==> flow/design.v (excerpt) <==
module LearningMachine(input clk,rst, start, input [6:0] x1Data,x2Data, input [1:0] tData, output[1:0] signYin, output[13:0] w1,w2,b,Yin,output ReadEn, Ready);
  wire [1:0]Select1, Sel1, Sel2;
  wire  flag, InitYin, InitW1, InitW2, InitB, InitFlag, InitAlpha, LdX1, LdX2, LdT, Select2, LdYin, LdFlag, LdAlphaT, LdW1, LdW2, LdB;
  Controller controller(clk, rst, start, compare, flag, InitYin, InitW1, InitW2, InitB, InitFlag, InitAlpha, LdX1, LdX2, LdT, Select2, LdYin, LdFlag, LdAlphaT, LdW1, LdW2, LdB, ReadEn, Ready, Select1, Sel1, Sel2);
  DataPath datapath(clk,rst, x1Data,x2Data, tData, InitYin, InitW1, InitW2, InitB, InitFlag, InitAlpha, LdX1, LdX2, LdT, Select2, LdYin, LdFlag, LdAlphaT, LdW1, LdW2, LdB, Select1, Sel1, Sel2, compare, flag, signYin, w1,w2,b,Yin);
endmodule
clock: 13.0 ns
lec_check: 0
abc_area: 1
cap_margin: 0
cell_pad_in_sites_detail_placement: 1
cell_pad_in_sites_global_placement: 2
core_aspect_ratio: 1.47
core_margin: 9
core_utilization: 40
cts_cluster_size: 48
gpl_routability_driven: 0
gpl_timing_driven: 0
hold_slack_margin: 0.15
max_routing_layer: met5
min_routing_layer: met1
place_density_lb_addon: 0.13
setup_slack_margin: 3.6
slew_margin: 30
run.sh (not shown) runs the stock make flow with config.mk's settings and CLKGATE_MAP_FILE=.
The baseline passed the timing, design-rule and antenna checks.
Edit:
ABC_AREA = default   (was 1)
CELL_PAD_IN_SITES_GLOBAL_PLACEMENT = default   (was 2)
CORE_MARGIN = 5   (was 9)
GPL_TIMING_DRIVEN = default   (was 0)
MAX_ROUTING_LAYER = met4   (was met5)
MIN_ROUTING_LAYER = met2   (was met1)
PLACE_DENSITY_LB_ADDON = default   (was 0.13)
SETUP_SLACK_MARGIN = default   (was 3.6)
What happened: The new run passed the timing, design-rule and antenna checks. Fmax falls by 8.9%. Sequential share of layout area goes up by 0.80 points. Via count rises by 26%. Routed wire length went down by 6.2%. Count of clock-buffer cells in the layout stays the same. Sequential cell count does not change. Cell area is lower by 3.7%.

* * *

Setup of job 4427:
LearningMachine again, from the RTL that the note above started with.
make LEC_CHECK=0 CAP_MARGIN=10 CORE_ASPECT_RATIO=0.5 CORE_MARGIN=6 CORE_UTILIZATION=55 CTS_CLUSTER_DIAMETER=185 CTS_CLUSTER_SIZE=96 GPL_TIMING_DRIVEN=1 MAX_ROUTING_LAYER=met4 MIN_ROUTING_LAYER=met1 PLACE_DENSITY=0.77 SLEW_MARGIN=20 TNS_END_PERCENT=20 finish   # period 9.61 ns
Per the final summary, job 4427 finished and its layout is clean on timing, DRC and antenna.
The inputs of job 5986 differ from those of job 4427 as listed below.
# job 4427
export LEC_CHECK = 0
export CAP_MARGIN = 10
export CORE_ASPECT_RATIO = 0.5
export CORE_MARGIN = 6
export CORE_UTILIZATION = 55
export CTS_CLUSTER_DIAMETER = 185
export CTS_CLUSTER_SIZE = 96
export GPL_TIMING_DRIVEN = 1
export MAX_ROUTING_LAYER = met4
export MIN_ROUTING_LAYER = met1
export PLACE_DENSITY = 0.77
export SLEW_MARGIN = 20
export TNS_END_PERCENT = 20
create_clock -name core_clock -period 9.61 [get_ports {clk}]
# job 5986
export LEC_CHECK = 0
export ABC_AREA = 1
export CAP_MARGIN = 10
export CORE_MARGIN = 2
export CORE_UTILIZATION = 69
export CTS_CLUSTER_DIAMETER = 26
export GPL_TIMING_DRIVEN = 1
export MAX_ROUTING_LAYER = met4
export MIN_ROUTING_LAYER = met1
export SETUP_SLACK_MARGIN = 2.25
export SLEW_MARGIN = 20
create_clock -name core_clock -period 7.81 [get_ports {clk}]
[summary]
- Job 5986 — final weighted congestion in routability-driven placement about 11% higher, job 4427 as reference
- Job 4427 and job 5986 ended up with nearly the same I/O pin total.
- Summary of job 4427 and job 5986: one run falls short of a clean finish, namely job 5986.
- Number of nets at floorplan for job 5986: about 19% up relative to job 4427
- Job 5986 ended up with a lower area of the placeable core than job 4427 did.
Modified inputs, job 5769 compared to job 5986
# job 5986
export LEC_CHECK = 0
export ABC_AREA = 1
export CAP_MARGIN = 10
export CORE_MARGIN = 2
export CORE_UTILIZATION = 69
export CTS_CLUSTER_DIAMETER = 26
export GPL_TIMING_DRIVEN = 1
export MAX_ROUTING_LAYER = met4
export MIN_ROUTING_LAYER = met1
export SETUP_SLACK_MARGIN = 2.25
export SLEW_MARGIN = 20
create_clock -name core_clock -period 7.81 [get_ports {clk}]
# job 5769
export LEC_CHECK = 0
export CAP_MARGIN = 10
export CORE_MARGIN = 2
export CORE_UTILIZATION = 58
export CTS_CLUSTER_DIAMETER = 26
export CTS_CLUSTER_SIZE = 71
export GPL_TIMING_DRIVEN = 1
export MAX_ROUTING_LAYER = met4
export MIN_ROUTING_LAYER = met1
export PLACE_DENSITY = 0.77
export SLEW_MARGIN = 20
create_clock -name core_clock -period 6.54 [get_ports {clk}]
- Although it ran to completion, job 5769 produced a layout that fails the final checks because of negative setup slack.
- Job 5986 → job 5769: count of buffers inserted at the top-level ports now sits at about the same level; placeable core region has increased; maximum level of the CTS H-tree has remained practically unchanged; number of cells in Yosys stat lower.
- Job 5769 vs. job 5986: post-cts repair resize count lower; initial core utilization lower.
- Area after synthesis was lower in job 5769 than in job 5986.
- Note that the number of instances in the synthesized netlist recorded for job 5769 amounts to 0.819 times the value seen in job 5986.
For job 6343, these inputs were changed with respect to job 5769:
# job 5769
export LEC_CHECK = 0
export CAP_MARGIN = 10
export CORE_MARGIN = 2
export CORE_UTILIZATION = 58
export CTS_CLUSTER_DIAMETER = 26
export CTS_CLUSTER_SIZE = 71
export GPL_TIMING_DRIVEN = 1
export MAX_ROUTING_LAYER = met4
export MIN_ROUTING_LAYER = met1
export PLACE_DENSITY = 0.77
export SLEW_MARGIN = 20
create_clock -name core_clock -period 6.54 [get_ports {clk}]
# job 6343
export LEC_CHECK = 0
export CAP_MARGIN = 10
export CORE_MARGIN = 2
export CORE_UTILIZATION = 68
export CTS_CLUSTER_DIAMETER = 26
export CTS_CLUSTER_SIZE = 34
export GPL_TIMING_DRIVEN = 1
export MAX_ROUTING_LAYER = met4
export MIN_ROUTING_LAYER = met1
export SLEW_MARGIN = 20
create_clock -name core_clock -period 7.81 [get_ports {clk}]
==> comparison <==
STATUS run=job 6343 STAGES=ALL_DONE FINAL_CHECKS=FAILED CAUSE=negative setup slack
Job 6343 gives more final worst slack than job 5769 did.
Job 6343 vs job 5769: cell area down by more than 10%
In job 6343 relative to job 5769, post-detailed-route via-to-cell ratio had gone up by a few percent.

* * *

## build 58
LearningMachine again, from the RTL that the note above started with.
## LearningMachine
module LearningMachine(input clk,rst, start, input [6:0] x1Data,x2Data, input [1:0] tData, output[1:0] signYin, output[13:0] w1,w2,b,Yin,output ReadEn, Ready);
  wire [1:0]Select1, Sel1, Sel2;
  wire  flag, InitYin, InitW1, InitW2, InitB, InitFlag, InitAlpha, LdX1, LdX2, LdT, Select2, LdYin, LdFlag, LdAlphaT, LdW1, LdW2, LdB;
  Controller controller(clk, rst, start, compare, flag, InitYin, InitW1, InitW2, InitB, InitFlag, InitAlpha, LdX1, LdX2, LdT, Select2, LdYin, LdFlag, LdAlphaT, LdW1, LdW2, LdB, ReadEn, Ready, Select1, Sel1, Sel2);
  DataPath datapath(clk,rst, x1Data,x2Data, tData, InitYin, InitW1, InitW2, InitB, InitFlag, InitAlpha, LdX1, LdX2, LdT, Select2, LdYin, LdFlag, LdAlphaT, LdW1, LdW2, LdB, Select1, Sel1, Sel2, compare, flag, signYin, w1,w2,b,Yin);
endmodule
export LEC_CHECK = 0
export CAP_MARGIN = 20
export CORE_MARGIN = 6
export CORE_UTILIZATION = 55
export CTS_CLUSTER_DIAMETER = 351
export GPL_TIMING_DRIVEN = 0
export MAX_ROUTING_LAYER = met4
export MIN_ROUTING_LAYER = met1
export PLACE_DENSITY_LB_ADDON = 0.06
export SETUP_SLACK_MARGIN = 2.22
export SLEW_MARGIN = 20
export TNS_END_PERCENT = 55
create_clock -name core_clock -period 9.61 [get_ports {clk}]
Build 58 went all the way through the flow, and no timing, DRC or antenna check failed.
diff inputs: build 58 => build 9
Settings: GPL_TIMING_DRIVEN now 1, was 0; TNS_END_PERCENT now 5, was 55; PLACE_DENSITY now 0.35, previously not set; CORE_ASPECT_RATIO now 1.51, previously not set; PLACE_DENSITY_LB_ADDON no longer set, was 0.06; CTS_CLUSTER_SIZE now 94, previously not set; CAP_MARGIN now 10, was 20; SETUP_SLACK_MARGIN no longer set, was 2.22; CTS_CLUSTER_DIAMETER now 201, was 351.
==> comparison <==
Slowest cell on the critical path = sky130_fd_sc_hd__fa_1: build 58; slowest cell on the critical path = sky130_fd_sc_hd__a21oi_1: build 9. Met1 usage in global routing in build 9 vs build 58: down 1.3 points. Build 9 vs. build 58: global-route track usage on met3 went down by 1.9 points; worst setup slack went down by 0.93 ns; clock skew was more or less identical. Going from build 58 to build 9, sequential share of layout area grows by 2.6 points.
Relative to build 9, the following input files were edited for build 90:
Settings: changing CTS_CLUSTER_DIAMETER from 201 to 26; changing PLACE_DENSITY from 0.35 to 0.91; changing CORE_MARGIN from 6 to 2; removing CORE_ASPECT_RATIO (formerly 1.51); changing CORE_UTILIZATION from 55 to 72; changing CTS_CLUSTER_SIZE from 94 to 31; removing TNS_END_PERCENT (formerly 5); changing the clock period (ns, I/O delays scaled along) from 9.61 to 7.81.
[summary]
Build 90 did not finish: a tool error stopped it during 5_1_grt.
Build 9 and build 90 ended up with nearly the same portion of netlist area occupied by mux cells.
Sort build 9 and build 90 by buffer count from post-CTS setup fixing, descending, and build 90 comes first.
From build 90 to build 9, area fraction in and, or, nand and nor cells after synthesis did not move at all.
Compared to build 9, build 90 has worst setup timing slack at the placement stage 1.02 ns lower.
Diff build 9 and build 90: placer's final routability congestion estimate lower in build 9
The floorplan core density in build 90 was higher than what build 9 gave.
Input changes introduced in build 48 (baseline for comparison: build 90):
Settings: swapping 31 for 72 in CTS_CLUSTER_SIZE; swapping 26 for 52 in CTS_CLUSTER_DIAMETER; swapping 72 for 69 in CORE_UTILIZATION; putting ABC_AREA at 1 where nothing was set; clearing PLACE_DENSITY, which used to be 0.91.
Results
Between build 90 and build 48, number of placement rows increased.
Build 48 vs. build 90: synthesized area grew by 2.4%, post-CTS setup buffer count shrank by 16, post-synthesis instance total climbed about 22%, average instance area after synthesis saw a decrease.
The sequential area share after synthesis number comes out higher for build 90 vs build 48.
Taking build 90 as 1.0, build 48 lands at 1.19 on post-synth net total.
Re height of the die: build 90 was lower than build 48.
[build 48] die outline width rose about 3.2% relative to build 90
Build 48 vs build 90 on adder and majority gate portion of the synthesized area: build 48 is the lower one.
Max placer's final routability congestion estimate across build 90 and build 48: build 48
Build 48: flow complete, layout not clean; failing: negative setup slack
The inputs of build 7 differ from those of build 48 as listed below.
Settings: swapping 69 for 72 in CORE_UTILIZATION; putting PLACE_DENSITY at 0.75 where nothing was set; swapping 52 for 26 in CTS_CLUSTER_DIAMETER; swapping 72 for 34 in CTS_CLUSTER_SIZE.
[summary]
- Build 7: complete, dirty (negative setup slack)
- Build 7 against build 48: global-route usage picked up an extra 1.3 points, critical path depth in cells lost 4.7%, die size lost about 4%.
Edits applied to the flow inputs when going from build 7 to build 95:
Settings: a deleted CTS_CLUSTER_SIZE that had been 34; a change of CORE_UTILIZATION from 72 to 69; a deleted ABC_AREA that had been 1; a deleted PLACE_DENSITY that had been 0.75.
## What came out
Re weighted congestion at the end of routability-driven global placement: build 7 and build 95 aren't equal, and the lower value belongs to build 7.
Looking at global-route usage, build 95 sits 1.4 points below build 7.
Number of fill cells (build 95 vs. build 7) decreases by more than 10%
Build 95 vs build 7 — gate count after technology mapping dropped by more than 10%
The mux share of post-synthesis cell area in build 95 was higher than what build 7 gave.
Layout checks on build 95: not met. Flow itself completed; violations: negative setup slack.
Build 7 has a higher final cell count without fillers than build 95.
